==> fjord: inputs <==
// mainModule
module mainModule(
		input clk, input reset,
		output [31:0] imem_addr, input [31:0] imem_data,
		output wb_alu_we, output [2:0] wb_alu_rd, output [31:0] wb_alu_data,
		output wb_mem_we, output [2:0] wb_mem_rd, output [7:0] wb_mem_data,
		output [3:0] flags
	);
make LEC_CHECK=0 CAP_MARGIN=5 CORE_MARGIN=2 CORE_UTILIZATION=40 CTS_CLUSTER_DIAMETER=188 PLACE_DENSITY=0.6 SLEW_MARGIN=20 finish   # period 10.0 ns
run.sh (not shown) runs the stock make flow with config.mk's settings and CLKGATE_MAP_FILE=.
==> inputs of xenon, as changes to fjord <==
CAP_MARGIN = 20   (was 5)
CORE_UTILIZATION = 64   (was 40)
CTS_CLUSTER_DIAMETER = not set   (was 188)
PLACE_DENSITY = not set   (was 0.6)
SETUP_SLACK_MARGIN = 1.98   (was not set)
==> flow/constraint.sdc (replaced) <==
create_clock -name core_clock -period 7.38 [get_ports {clk}]
set_input_delay 1.4760 -clock core_clock [delete_from_list [all_inputs] [get_ports {clk}]]
set_output_delay 1.4760 -clock core_clock [all_outputs]
set_load 0.01 [all_outputs]
==> impl_metrics.csv <==
group,metric,value,unit
timing,relSlewSlack,24.0,%
drt,viasPerCell,6.24,
cells_and_area,seq_share,33.5,%
run_status,status,"timing/DRC/antenna clean",
timing,clock-skew-final,0.0467,ns
cells_and_area,fin_nets,4281,
global_routing,met2_usage,46.7,%
floorplanning,core-area,83600,sq um
run,warnings,27,
pwr,p_int,5.45,mW
cts,post_cts_buffers,0,
critical_path,crit_start,"theMEMStage.p4.reg_alu_regWrite.d0.q$_SDFF_PP0_",
drt,route.met3.wl,12700,microns
timing,min_period,8.06,ns
critical_path,worstPathRequired,10.55,ns
[end of results for fjord]
==> impl_metrics.csv <==
group,metric,value,unit
worst_hold_path,hold_end,"theIDStage.flag_register.reg_flag_z.d0.q$_SDFF_PP0_",
cts,post_cts_buffers,43,
global_routing,met2_usage,69.6,%
drt,viasPerCell,6.89,
cells_and_area,fin_nets,4369,
pwr,p_int,7.47,mW
timing,min_period,6.08,ns
run,warnings,38,
critical_path,crit_start,"theIDStage.p2.reg_alu_rn.d0.q$_SDFFE_PP0N_",
timing,relSlewSlack,12.4,%
floorplanning,core-area,52300,sq um
run_status,status,"timing/DRC/antenna clean",
cells_and_area,seq_share,33.0,%
drt,route.met3.wl,15800,microns
synth,area_leaders,"dfxtp_1 37%, nand2_1 9.8%, a21oi_1 6.5%",
[end of results for xenon]

========
==> inputs of build 54 <==
mainModule again, from the RTL that the note above started with.
Settings: LEC_CHECK=0, CAP_MARGIN=35, CELL_PAD_IN_SITES_DETAIL_PLACEMENT=2, CELL_PAD_IN_SITES_GLOBAL_PLACEMENT=3, CORE_ASPECT_RATIO=0.81, CORE_MARGIN=2, CORE_UTILIZATION=67, CTS_CLUSTER_DIAMETER=245, CTS_CLUSTER_SIZE=19, GPL_ROUTABILITY_DRIVEN=0, GPL_TIMING_DRIVEN=0, MAX_ROUTING_LAYER=met5, MIN_ROUTING_LAYER=met1, PLACE_DENSITY_LB_ADDON=0.09, SLEW_MARGIN=20; clock period 10.2 ns.
==> inputs of build 83, as changes to build 54 <==
CAP_MARGIN = 20   (was 35)
CELL_PAD_IN_SITES_DETAIL_PLACEMENT = default   (was 2)
CELL_PAD_IN_SITES_GLOBAL_PLACEMENT = 0   (was 3)
CORE_ASPECT_RATIO = default   (was 0.81)
CORE_UTILIZATION = 65   (was 67)
CTS_CLUSTER_SIZE = default   (was 19)
GPL_ROUTABILITY_DRIVEN = default   (was 0)
GPL_TIMING_DRIVEN = default   (was 0)
MAX_ROUTING_LAYER = default   (was met5)
PLACE_DENSITY_LB_ADDON = default   (was 0.09)
TNS_END_PERCENT = 15   (was default)
==> flow/constraint.sdc (replaced) <==
create_clock -name core_clock -period 3.34 [get_ports {clk}]
set_input_delay 0.6680 -clock core_clock [delete_from_list [all_inputs] [get_ports {clk}]]
set_output_delay 0.6680 -clock core_clock [all_outputs]
set_load 0.01 [all_outputs]
==> summary.txt <==
yosys + openroad results -> Die Size 53800 sq um, worst setup margin -2.81 ns, pre-CTS setup slack -2.94 ns, layout violations negative setup slack, Max Cap Violations 0, status failed layout checks, Rows 83, Pwr Total 0.0301 W, total core area about 51000 sq um, final setup fails 35, worst-case clock buffer depth 3, count leader, synth nand2_1, die span in x 232 um, Post-Syn Nets 4505, fp util 65.8%
# the run above: build 83

==> summary.txt <==
run results: status did not finish, Failed at global placement without I/O (3_1_place_gp_skip_io), Err [ERROR FLW-0024] Place density exceeds 1.0 (current PLACE_DENSITY_LB_ADDON =  0.09). Please check if the value of  PLACE_DENSITY_LB_ADDON is between 0 and 0.99., Die Size 52200 sq um, Post-Syn Nets 4505, count leader, synth nand2_1, Rows ~74, total core area 50100 sq um, Mux area share 4.10%, die span in x 253 um, Unique cell types 84, register area share after synthesis 36.9%
# the run above: build 54


========
==> trial 43: inputs <==
mainModule again, from the RTL that the note above started with.
clock: 10.2 ns
lec_check: 0
cap_margin: 35
cell_pad_in_sites_detail_placement: 2
cell_pad_in_sites_global_placement: 3
core_aspect_ratio: 1.07
core_margin: 2
core_utilization: 67
cts_cluster_diameter: 245
cts_cluster_size: 19
gpl_routability_driven: 0
gpl_timing_driven: 0
max_routing_layer: met4
min_routing_layer: met1
place_density_lb_addon: 0.09
setup_slack_margin: -0.75
slew_margin: 20
==> trial 35: changes against trial 43 <==
- CAP_MARGIN: 35 -> 20
- CELL_PAD_IN_SITES_DETAIL_PLACEMENT: 2 -> not set
- CELL_PAD_IN_SITES_GLOBAL_PLACEMENT: 3 -> not set
- CORE_ASPECT_RATIO: 1.07 -> not set
- CORE_UTILIZATION: 67 -> 66
- CTS_CLUSTER_DIAMETER: 245 -> not set
- CTS_CLUSTER_SIZE: 19 -> not set
- GPL_ROUTABILITY_DRIVEN: 0 -> not set
- GPL_TIMING_DRIVEN: 0 -> not set
- MAX_ROUTING_LAYER: met4 -> not set
- MIN_ROUTING_LAYER: met1 -> not set
- PLACE_DENSITY: not set -> 0.6
- PLACE_DENSITY_LB_ADDON: 0.09 -> not set
- SETUP_SLACK_MARGIN: -0.75 -> not set
==> flow/constraint.sdc (replaced) <==
create_clock -name core_clock -period 5.92 [get_ports {clk}]
set_input_delay 1.1840 -clock core_clock [delete_from_list [all_inputs] [get_ports {clk}]]
set_output_delay 1.1840 -clock core_clock [all_outputs]
set_load 0.01 [all_outputs]
==> build 18: changes against trial 43 <==
- CAP_MARGIN: 35 -> 20
- CELL_PAD_IN_SITES_DETAIL_PLACEMENT: 2 -> not set
- CELL_PAD_IN_SITES_GLOBAL_PLACEMENT: 3 -> not set
- CORE_ASPECT_RATIO: 1.07 -> not set
- CORE_UTILIZATION: 67 -> 60
- CTS_CLUSTER_DIAMETER: 245 -> not set
- CTS_CLUSTER_SIZE: 19 -> not set
- GPL_ROUTABILITY_DRIVEN: 0 -> not set
- GPL_TIMING_DRIVEN: 0 -> not set
- MAX_ROUTING_LAYER: met4 -> not set
- MIN_ROUTING_LAYER: met1 -> not set
- PLACE_DENSITY: not set -> 0.6
- PLACE_DENSITY_LB_ADDON: 0.09 -> not set
- SETUP_SLACK_MARGIN: -0.75 -> not set
==> flow/constraint.sdc (replaced) <==
create_clock -name core_clock -period 6.5 [get_ports {clk}]
set_input_delay 1.3000 -clock core_clock [delete_from_list [all_inputs] [get_ports {clk}]]
set_output_delay 1.3000 -clock core_clock [all_outputs]
set_load 0.01 [all_outputs]
==> build 51: changes against trial 43 <==
- CAP_MARGIN: 35 -> 20
- CELL_PAD_IN_SITES_DETAIL_PLACEMENT: 2 -> not set
- CELL_PAD_IN_SITES_GLOBAL_PLACEMENT: 3 -> not set
- CORE_ASPECT_RATIO: 1.07 -> not set
- CORE_UTILIZATION: 67 -> 55
- CTS_CLUSTER_DIAMETER: 245 -> not set
- CTS_CLUSTER_SIZE: 19 -> not set
- GPL_ROUTABILITY_DRIVEN: 0 -> not set
- GPL_TIMING_DRIVEN: 0 -> not set
- MAX_ROUTING_LAYER: met4 -> not set
- MIN_ROUTING_LAYER: met1 -> not set
- PLACE_DENSITY_LB_ADDON: 0.09 -> not set
- SETUP_SLACK_MARGIN: -0.75 -> not set
==> flow/constraint.sdc (replaced) <==
create_clock -name core_clock -period 4.58 [get_ports {clk}]
set_input_delay 0.9160 -clock core_clock [delete_from_list [all_inputs] [get_ports {clk}]]
set_output_delay 0.9160 -clock core_clock [all_outputs]
set_load 0.01 [all_outputs]
==> comparison <==
Trial 43 failed in global placement without I/O. Build 18 completed with no timing, DRC or antenna violations. Build 51 finished but failed the layout checks on setup timing. Trial 35 finished but fails on setup timing.
First-iteration DRC count: build 51 < build 18 < trial 35.
Cell count: build 18 < trial 35 < build 51.
Register-to-register slack: build 51 < trial 35 < build 18.
Sequential share of layout area, highest first: build 18, trial 35, build 51.
Synthesized cell count is the same in build 18 and trial 35.
Clock-buffer cell count, lowest first: build 18, trial 35, build 51.
Die size: trial 43 < trial 35 < build 18 < build 51.
Power: build 51 > trial 35 > build 18.
Of build 51 and build 18, build 51 has the higher non-clock buffer count (gap 325).
Clock power: build 51 is larger than trial 35 (27%).
==> figures <==
Highest metal used: trial 43 -; build 51 met5; trial 35 met5; build 18 met5
Post-layout instance area: trial 43 -; build 51 40900 sq um; trial 35 38200 sq um; build 18 37600 sq um
Stage-log warning count: trial 43 -; build 51 38; trial 35 34; build 18 38
MaxCap Viol Count: trial 43 -; build 51 0; trial 35 0; build 18 0
Clock insertion delay at the later pin of the skew report: trial 43 -; build 51 0.65 ns; trial 35 0.62 ns; build 18 0.64 ns
Count of pins over their slew limit: trial 43 -; build 51 0; trial 35 0; build 18 0
Final period utilization: trial 43 -; build 51 132%; trial 35 100%; build 18 97.6%
Setup ws final: trial 43 -; build 51 -1.45 ns; trial 35 -0.00718 ns; build 18 0.153 ns
Vias per inst: trial 43 -; build 51 6.46; trial 35 6.91; build 18 6.73
Global-route wire length before repair: trial 43 -; build 51 199 mm; trial 35 192 mm; build 18 190 mm
Combinational Power: trial 43 -; build 51 9140 uW; trial 35 6450 uW; build 18 5630 uW
Met3 track utilization from global routing: trial 43 -; build 51 8.99%; trial 35 12.8%; build 18 9.15%
Clock network power: trial 43 -; build 51 5710 uW; trial 35 4500 uW; build 18 4160 uW
Total clock buffers created by CTS: trial 43 -; build 51 70; trial 35 67; build 18 69
R2R depth: trial 43 -; build 51 25; trial 35 21; build 18 25
Largest stage delay, worst path: trial 43 -; build 51 0.58 ns; trial 35 0.58 ns; build 18 0.53 ns
Hold WS: trial 43 -; build 51 0.435 ns; trial 35 0.436 ns; build 18 0.425 ns
Number of ports placed on the die boundary: trial 43 -; build 51 118; trial 35 118; build 18 118
Number of antenna repair diodes: trial 43 -; build 51 1; trial 35 6; build 18 1
Total negative setup slack: trial 43 -; build 51 -13.98 ns; trial 35 -0.00718 ns; build 18 0 ns
Status: trial 43 stopped before the end; build 51 finished with violations; trial 35 finished with violations; build 18 finished clean
Stage where the flow stopped: trial 43 global placement without I/O; build 51 -; trial 35 -; build 18 -
Violated checks: trial 43 -; build 51 setup timing; trial 35 setup timing; build 18 -
No activity file was given, so power comes from the tool's default toggle rates.
